exp/xenon:
Design cordic_dds, start of the top module:
module cordic_dds #(
 parameter OUT_WIDTH = 16,
 parameter OUT_REGISTER_EN = 1,
 parameter FREQ_WORD_INIITIAL = 32'h6D3A06,  
 parameter PHASE_WORD_INIITIAL = 0,
 parameter K = 16'h4DBA
)(
 input                      clk,
 input                      rst_n,
 input                      cfg_vld,
 input      [31:0]          cfg_freq_word,
 input      [31:0]          cfg_phase_word,
 output reg                 sig_vld_o,
 output     [OUT_WIDTH-1:0] sin_o,
 output     [OUT_WIDTH-1:0] cos_o
    );
 localparam PRO_DELAY = OUT_WIDTH + OUT_REGISTER_EN;
 reg [31:0] phase_accum;  
 reg [31:0] add_freq_wd;
 reg [4:0]  pro_cnt;
 always@(posedge clk or negedge rst_n)  
 begin
     if(rst_n == 1'b0)begin
         phase_accum <= PHASE_WORD_INIITIAL;
         add_freq_wd <= FREQ_WORD_INIITIAL;
     end else if(cfg_vld == 1'b1)begin 
         phase_accum <= cfg_phase_word;
         add_freq_wd <= cfg_freq_word;
     end else begin
         phase_accum <=  phase_accum + add_freq_wd;
     end
 end
 always@(posedge clk or negedge rst_n)  
 begin
     if(rst_n == 1'b0)begin
         pro_cnt <= 'h0;
         sig_vld_o <= 1'b0;
     end else if(pro_cnt == PRO_DELAY) begin
         pro_cnt <=  pro_cnt;
         sig_vld_o <= 1'b1;
     end else begin
         pro_cnt <=  pro_cnt + 1'b1;
         sig_vld_o <= 1'b0;
     end
 end
 cordic_sin_cos #(
 .OUT_WIDTH (OUT_WIDTH),
 .OUT_REGISTER_EN(OUT_REGISTER_EN),
 .K(K)
 )cordic_sin_cos_inst(
 .clk    (clk),
 .rst_n  (rst_n),
 .angle  (phase_accum[31:12]),
 .cos_o  (cos_o),
 .sin_o  (sin_o)
  );
endmodule
clock: 2.83 ns
lec_check: 0
abc_area: 0
cap_margin: 20
cell_pad_in_sites_detail_placement: 2
cell_pad_in_sites_global_placement: 1
core_margin: 2
core_utilization: 54
cts_cluster_size: 18
gpl_routability_driven: 0
gpl_timing_driven: 0
max_routing_layer: met4
min_routing_layer: met2
place_density: 0.74
setup_slack_margin: 0.1
slew_margin: 40
run.sh (not shown) runs the stock make flow with config.mk's settings and CLKGATE_MAP_FILE=.
Flow for exp/xenon halted at 3_5_place_dp, error code DPL-0033.
#### Input delta (exp/cedar over exp/xenon)
Settings: clearing MIN_ROUTING_LAYER, which used to be met2; clearing GPL_ROUTABILITY_DRIVEN, which used to be 0; clearing PLACE_DENSITY, which used to be 0.74; clearing CTS_CLUSTER_SIZE, which used to be 18; clearing CELL_PAD_IN_SITES_GLOBAL_PLACEMENT, which used to be 1; clearing CELL_PAD_IN_SITES_DETAIL_PLACEMENT, which used to be 2; clearing GPL_TIMING_DRIVEN, which used to be 0; clearing ABC_AREA, which used to be 0; clearing MAX_ROUTING_LAYER, which used to be met4; swapping 40 for 20 in SLEW_MARGIN; swapping 54 for 58 in CORE_UTILIZATION; clearing SETUP_SLACK_MARGIN, which used to be 0.1; swapping 2.83 for 4.35 in the clock period (ns, I/O delays scaled along).
[summary]
Both conditions hold for exp/cedar: the flow ran to the end and the final layout passed the timing, design-rule and antenna checks.
From exp/cedar to exp/xenon, area share of and/or/nand/nor cells after synthesis did not move at all.
exp/cedar vs. exp/xenon: adder-cell share of the synthesized area ~0 delta, row count saw a decrease, post-synthesis cell count held steady, number of buffers added on ports grew by 1, horizontal die dimension decreased 3.5%.
Diff exp/xenon..exp/cedar | share of synthesized area spent on multiplexers | unchanged
exp/xenon -> exp/cedar: net count after synthesis flat
Pre-placement core utilization: exp/cedar and exp/xenon compared, lower one is exp/xenon
Die size ends up higher on exp/xenon.
Compared with exp/xenon, exp/cedar shows height of the die lower by about 3.5%.
Edits applied to the flow inputs when going from exp/cedar to exp/amber:
Settings: putting PLACE_DENSITY at 0.66 where nothing was set; swapping 58 for 72 in CORE_UTILIZATION; swapping 4.35 for 3.24 in the clock period (ns, I/O delays scaled along).
Of exp/cedar and exp/amber, just one finished clean: exp/cedar. exp/amber: complete, dirty (setup timing). exp/amber — area growth from synthesis to layout 16 points higher, exp/cedar as reference. Final net count (exp/amber over exp/cedar): increase, 1002. Looking at post-route setup TNS, exp/amber sits 18.81 ns below exp/cedar. Sort exp/cedar and exp/amber by core utilization desc -> top: exp/amber. input port to asynchronous set/reset pin as the path class of the lowest-slack min-delay path was reported by exp/cedar, and input port to flop by exp/amber. exp/amber vs. exp/cedar: final-layout clock-cell area share saw a decrease; cell area after placement saw an increase. Final cell area: exp/amber above exp/cedar.
#### Input delta (exp/lagoon over exp/amber)
Settings: PLACE_DENSITY: 0.66 -> 0.74; CORE_UTILIZATION: 72 -> 26; the clock period (ns, I/O delays scaled along): 3.24 -> 5.0.
==> results <==
exp/lagoon | status: complete | timing, DRC, antenna: pass. Looking at final layout net count, exp/lagoon sits below exp/amber. Via count: exp/lagoon better than exp/amber. Row total clock buffers created by CTS: exp/lagoon lower / exp/amber higher. Between exp/lagoon and exp/amber, it is exp/lagoon whose global-route wire length before repair is lower, by 69000 um. exp/lagoon gives more number of non-filler instances in the completed layout than exp/amber did. exp/lagoon gives less routed via count divided by cell count than exp/amber did. Delta(maximum operating frequency, exp/lagoon - exp/amber) < 0. Delta (exp/lagoon minus exp/amber): critical-path maximum fanout decreased 7; final critical delay including setup and external delays increased 0.30 ns.
## Diff of input files: exp/onyx against exp/lagoon
Settings: CORE_UTILIZATION: 26 -> 40; PLACE_DENSITY: 0.74 -> unset; the clock period (ns, I/O delays scaled along): 5.0 -> 4.35.
==> results <==
- exp/onyx vs exp/lagoon: cell count down
- From exp/lagoon to exp/onyx the numbers moved as follows: met2 wire length saw an increase; signed area change from the synthesized netlist to the final layout saw a decrease; worst setup slack -0.65 ns; via count of the first global-routing pass now sits higher.
- exp/lagoon -> exp/onyx: fraction of registers with async set/reset delta 0, exact match
- Relative to exp/lagoon, period utilization increased by 12 points in exp/onyx.
